==> flow/design.v (excerpt) <==
module cpu 
	(output wire [7:0] address,
	 output wire [7:0] to_memory,
	 output wire write,
	 input wire [7:0] from_memory, 
     input wire clk, reset);
For scale: about 51 flip-flops, roughly 27 I/O pins, ~5900 sq um of cells after synthesis.
==> flow/config.mk <==
export PLATFORM = sky130hd
export DESIGN_NAME = cpu
export DESIGN_NICKNAME = cpu
export VERILOG_FILES = /design/flow/design.v
export SDC_FILE = /design/flow/constraint.sdc
export NUM_CORES = 4
export LEC_CHECK = 0
export ABC_AREA = 1
export CAP_MARGIN = 20
export CELL_PAD_IN_SITES_DETAIL_PLACEMENT = 1
export CORE_MARGIN = 2
export CORE_UTILIZATION = 53
export CTS_CLUSTER_DIAMETER = 113
export CTS_CLUSTER_SIZE = 72
export GPL_TIMING_DRIVEN = 0
export HOLD_SLACK_MARGIN = 0.2
export MIN_ROUTING_LAYER = met1
export PLACE_DENSITY_LB_ADDON = 0.06
export SETUP_SLACK_MARGIN = 0.01
export SLEW_MARGIN = 20
==> flow/constraint.sdc <==
create_clock -name core_clock -period 6.65 [get_ports {clk}]
set_input_delay 1.3300 -clock core_clock [delete_from_list [all_inputs] [get_ports {clk}]]
set_output_delay 1.3300 -clock core_clock [all_outputs]
set_load 0.01 [all_outputs]
run.sh (not shown) runs the stock make flow with config.mk's settings and CLKGATE_MAP_FILE=.
Edit:
ABC_AREA = unset   (was 1)
CELL_PAD_IN_SITES_DETAIL_PLACEMENT = unset   (was 1)
CORE_UTILIZATION = 72   (was 53)
CTS_CLUSTER_DIAMETER = 93   (was 113)
CTS_CLUSTER_SIZE = unset   (was 72)
GPL_TIMING_DRIVEN = unset   (was 0)
HOLD_SLACK_MARGIN = unset   (was 0.2)
MIN_ROUTING_LAYER = unset   (was met1)
PLACE_DENSITY_LB_ADDON = unset   (was 0.06)
SETUP_SLACK_MARGIN = unset   (was 0.01)
clock period = 3.58 ns   (was 6.65 ns; I/O delays follow)
After rerunning: With this change the flow reached the layout checks and failed them: negative setup slack; routed wire length goes down by about 4%; setup slack loses 2.1 ns; die size goes down by 22%; via count goes up by 7.4%; cell area goes up by 5.9%; total power goes up by 140%; clock-buffer cell count goes down by 2.
Edit:
CORE_UTILIZATION = 40   (was 72)
CTS_CLUSTER_DIAMETER = unset   (was 93)
clock period = 8.0 ns   (was 3.58 ns; I/O delays follow)
Effect: Now the flow completed with no timing, DRC or antenna violations; global-route usage drops by 19 points; critical path depth does not change; routed wire length climbs slightly; area after synthesis does not change; sequential power falls by well over a third; die size goes up by well over a third; synthesized cell count is unchanged; design area fell by a few percent.

* * *

Starting RTL as in the previous note.
Settings: LEC_CHECK=0, CAP_MARGIN=20, CELL_PAD_IN_SITES_DETAIL_PLACEMENT=0, CORE_ASPECT_RATIO=1.14, CORE_MARGIN=2, CORE_UTILIZATION=71, CTS_CLUSTER_DIAMETER=339, MIN_ROUTING_LAYER=met1, PLACE_DENSITY=0.35, SETUP_SLACK_MARGIN=-0.28, SLEW_MARGIN=20; clock period 3.77 ns.
The starting point finished with negative setup slack left.
==> next run, changes <==
Settings changed: CTS_CLUSTER_DIAMETER 339 to 250, CTS_CLUSTER_SIZE from default to 77.
Clock period 3.77 ns to 3.27 ns, I/O delays scaled along.
The changed run finished with negative setup slack left. Sequential power increases by about 10%. Hold slack is better by 0.020 ns. Synthesized area stays the same. Combinational power grows by about 17%. Clock power barely changes. First-iteration DRC count came out higher by about 1.2%. Final cell count rose by about 2.7%. Sequential share of layout area fell by 0.53 points. Global-route usage goes up by 0.28 points. Worst setup slack loses 0.10 ns.
==> next run, changes <==
Settings changed: CORE_UTILIZATION 71 to 72, CTS_CLUSTER_DIAMETER 250 to 339, CTS_CLUSTER_SIZE 77 to default, PLACE_DENSITY 0.35 to default, PLACE_DENSITY_LB_ADDON from default to 0.28, SETUP_SLACK_MARGIN -0.28 to 0.7.
Clock period 3.27 ns to 4.73 ns, I/O delays scaled along.
Effect:
- The changed run ran to the end with no violations
- wire length fell by 3.6%
- clock-buffer cell count does not change
- area after synthesis is unchanged
- die size fell by 1.3%
- total power fell by 34%
- first-iteration DRC count fell by 14%
- via count fell by 3.2%
- non-clock buffer count fell by 45
==> next run, changes <==
Settings changed: CELL_PAD_IN_SITES_DETAIL_PLACEMENT 0 to default, CORE_ASPECT_RATIO 1.14 to default, CTS_CLUSTER_DIAMETER 339 to default, MIN_ROUTING_LAYER met1 to default, PLACE_DENSITY from default to 0.65, PLACE_DENSITY_LB_ADDON 0.28 to default, SETUP_SLACK_MARGIN 0.7 to default.
Clock period 4.73 ns to 3.38 ns, I/O delays scaled along.
Result: With this change the flow finished with negative setup slack left; total power grows by 48%; design area grows by about 5%; first-iteration DRC count grows by 11%; combinational power grows by 51%; synthesized area is unchanged; clock power grows by about 80%; utilization grows by 6.0 points.
==> next run, changes <==
Settings changed: CORE_UTILIZATION 72 to 68, CTS_CLUSTER_SIZE from default to 37, PLACE_DENSITY 0.65 to default.
Clock period 3.38 ns to 2.78 ns, I/O delays scaled along.
The changed run never finished: it broke off in 5_1_grt; synthesized area stays the same; synthesized cell count does not change; die size went up by 5.6%.
==> next run, changes <==
Settings changed: CORE_UTILIZATION 68 to 40, CTS_CLUSTER_SIZE 37 to default.
Clock period 2.78 ns to 5.51 ns, I/O delays scaled along.
The changed run went through all stages and came out clean; synthesized area is unchanged; synthesized cell count does not change; die size goes up by 67%.

* * *

## the baseline
Starting RTL as in the previous note.
clock: 3.06 ns
lec_check: 0
abc_area: 1
cap_margin: 20
core_aspect_ratio: 0.92
core_margin: 2
core_utilization: 72
cts_cluster_size: 98
place_density: 0.35
setup_slack_margin: 0.89
slew_margin: 20
What ended the baseline was a tool error in 5_1_grt; the run never finished.
### the baseline -> the candidate
- ABC_AREA removed (was 1)
- CORE_ASPECT_RATIO removed (was 0.92)
- CTS_CLUSTER_SIZE removed (was 98)
- PLACE_DENSITY removed (was 0.35)
- SETUP_SLACK_MARGIN removed (was 0.89)
- CORE_UTILIZATION changed from 72 to 64
- the clock period (ns, I/O delays scaled along) changed from 3.06 to 4.03
==> results <==
Among the candidate and the baseline, a clean, completed layout was produced by the candidate alone. Number of rows in the core area was higher in the run labelled the candidate. The final reports for the candidate and the baseline show number of instances resized during post-cts repair lower in the former. Cell total after placement shrinks by more than 10% when moving from the baseline to the candidate. Note that the floorplan net count recorded for the baseline amounts to 1.15 times the value seen in the candidate. The candidate vs the baseline — area of the synthesized netlist per yosys stat climbed by a few percent. Taking the baseline as the reference point, the gate count of the mapped netlist of the candidate falls by about 13%. Between the candidate and the baseline, it is the candidate whose area after synthesis is higher, by 4.4%.

* * *

cpu again, from the RTL that the note above started with.
clock: 8.01 ns
lec_check: 0
cap_margin: 25
cell_pad_in_sites_detail_placement: 0
core_aspect_ratio: 1.83
core_margin: 5
core_utilization: 67
cts_cluster_diameter: 78
gpl_timing_driven: 0
min_routing_layer: met1
place_density_lb_addon: 0.04
setup_slack_margin: -0.42
slew_margin: 20
Edit:
CAP_MARGIN = 30   (was 25)
CELL_PAD_IN_SITES_DETAIL_PLACEMENT = unset   (was 0)
CORE_ASPECT_RATIO = unset   (was 1.83)
CORE_MARGIN = 2   (was 5)
CORE_UTILIZATION = 56   (was 67)
CTS_CLUSTER_DIAMETER = unset   (was 78)
GPL_TIMING_DRIVEN = unset   (was 0)
MIN_ROUTING_LAYER = unset   (was met1)
PLACE_DENSITY_LB_ADDON = unset   (was 0.04)
SETUP_SLACK_MARGIN = unset   (was -0.42)
clock period = 8.0 ns   (was 8.01 ns; I/O delays follow)
Effect: Total power came out lower by 8.5%; die size came out higher by 4.9%; setup slack is worse by 0.23 ns; clock-buffer cell count came out lower by 1; wire length came out lower by about 12%; register-to-register slack is better by 0.17 ns; first-iteration DRC count came out lower by about 13%; synthesized cell count does not change; final area came out lower by 4.6%.
Edit:
CAP_MARGIN = 20   (was 30)
CORE_ASPECT_RATIO = 0.5   (was unset)
CORE_UTILIZATION = 67   (was 56)
CTS_CLUSTER_DIAMETER = 339   (was unset)
CTS_CLUSTER_SIZE = 10   (was unset)
PLACE_DENSITY = 0.39   (was unset)
SETUP_SLACK_MARGIN = 1.81   (was unset)
SLEW_MARGIN = 15   (was 20)
TNS_END_PERCENT = 5   (was unset)
After rerunning: The new run finished clean; routed wire length came out lower by 1.2%; area after synthesis is unchanged; fmax went up by 1.2%; hold slack hardly moves; critical path depth stays the same; worst setup slack is better by 0.067 ns; first-iteration DRC count goes up by 31%; design area rose by 1.1%; via count climbs by 3.2%.
Edit:
CELL_PAD_IN_SITES_GLOBAL_PLACEMENT = 2   (was unset)
CORE_ASPECT_RATIO = unset   (was 0.5)
CORE_UTILIZATION = 40   (was 67)
CTS_CLUSTER_DIAMETER = unset   (was 339)
CTS_CLUSTER_SIZE = 53   (was 10)
PLACE_DENSITY = unset   (was 0.39)
SETUP_SLACK_MARGIN = unset   (was 1.81)
SLEW_MARGIN = 20   (was 15)
TNS_END_PERCENT = unset   (was 5)
Result: The new run finished with timing, DRC and antenna clean; synthesized cell count stays the same; count of clock-buffer cells in the layout does not change; wire length goes up by a little under a tenth; power drops slightly; hold slack barely changes; via count shrinks by a few percent; design area increases slightly.
Edit:
CELL_PAD_IN_SITES_GLOBAL_PLACEMENT = unset   (was 2)
CORE_UTILIZATION = 47   (was 40)
CTS_CLUSTER_DIAMETER = 339   (was unset)
CTS_CLUSTER_SIZE = 98   (was 53)
PLACE_DENSITY = 0.43   (was unset)
SLEW_MARGIN = 15   (was 20)
TNS_END_PERCENT = 10   (was unset)
Effect: The new run completed with no timing, DRC or antenna violations. Total power shrinks by about 0.55%. Setup slack gets better by 0.026 ns. Wire length shrinks by 2.9%. Design area shrinks by about 0.7%. Die size shrinks by about 14%. Combinational power barely changes. Clock-buffer cell count grows by 1. Non-clock buffer count shrinks by 1. Sequential share of layout area grows by 0.14 points.

* * *

== v6 ==
cpu again, from the RTL that the note above started with.
## cpu
module cpu 
	(output wire [7:0] address,
	 output wire [7:0] to_memory,
	 output wire write,
	 input wire [7:0] from_memory, 
     input wire clk, reset);
        wire IR_Load;
    wire MAR_Load;
    wire PC_Load;
    wire PC_Inc;
    wire A_Load;
    wire B_Load;
    wire CCR_Load;
    wire[2:0] ALU_Sel;
    wire[1:0] Bus1_Sel, Bus2_Sel;
    wire[7:0] IR;
    wire[3:0] CCR_Result;
	control_unit ctrl_un0 (
        .IR_Load(IR_Load),
        .MAR_Load(MAR_Load),
        .PC_Load(PC_Load),
        .PC_Inc(PC_Inc),
        .A_Load(A_Load),
        .B_Load(B_Load),
        .CCR_Load(CCR_Load),
        .ALU_Sel(ALU_Sel),
        .Bus1_Sel(Bus1_Sel),
        .Bus2_Sel(Bus2_Sel),
        .write(write),
        .IR(IR),
        .CCR_Result(CCR_Result),
        .Clk(clk),
        .Reset(reset)
	);
	data_path dt_pht0 (
		.address(address),
        .to_memory(to_memory),
        .IR_out(IR),
        .CCR_Result(CCR_Result),
  ...
==> flow/config.mk <==
export PLATFORM = sky130hd
export DESIGN_NAME = cpu
export DESIGN_NICKNAME = cpu
export VERILOG_FILES = /design/flow/design.v
export SDC_FILE = /design/flow/constraint.sdc
export NUM_CORES = 4
export LEC_CHECK = 0
export CAP_MARGIN = 20
export CORE_MARGIN = 2
export CORE_UTILIZATION = 47
export CTS_CLUSTER_DIAMETER = 339
export CTS_CLUSTER_SIZE = 98
export PLACE_DENSITY = 0.39
export SLEW_MARGIN = 15
==> flow/constraint.sdc <==
create_clock -name core_clock -period 8.0 [get_ports {clk}]
set_input_delay 1.6000 -clock core_clock [delete_from_list [all_inputs] [get_ports {clk}]]
set_output_delay 1.6000 -clock core_clock [all_outputs]
set_load 0.01 [all_outputs]
v6 reached the final stage; the timing, DRC and antenna checks on its layout passed.
Input changes introduced in v7 (baseline for comparison: v6):
==> flow/config.mk <==
export PLATFORM = sky130hd
export DESIGN_NAME = cpu
export DESIGN_NICKNAME = cpu
export VERILOG_FILES = /design/flow/design.v
export SDC_FILE = /design/flow/constraint.sdc
export NUM_CORES = 4
export LEC_CHECK = 0
export ABC_AREA = 1
export CAP_MARGIN = 30
export CELL_PAD_IN_SITES_GLOBAL_PLACEMENT = 1
export CORE_ASPECT_RATIO = 0.61
export CORE_MARGIN = 2
export CORE_UTILIZATION = 45
export CTS_CLUSTER_DIAMETER = 221
export CTS_CLUSTER_SIZE = 11
export GPL_ROUTABILITY_DRIVEN = 0
export MIN_ROUTING_LAYER = met2
export SETUP_SLACK_MARGIN = 1.0
export SLEW_MARGIN = 20
## What came out
Across v7 and v6, a clean result was obtained everywhere but in v7.
v7 did not finish; the tool stopped in 5_1_grt with error GRT-0116.
Comparing v7 and v6, the lower area reported by Yosys stat was measured on v7.
From v6 to v7 the numbers moved as follows: synthesized area per cell now sits lower, share of the synthesized netlist area taken by xor and xnor gates now sits at about the same level.
Power figures rest on the tool's default switching activity, not on a simulated workload.
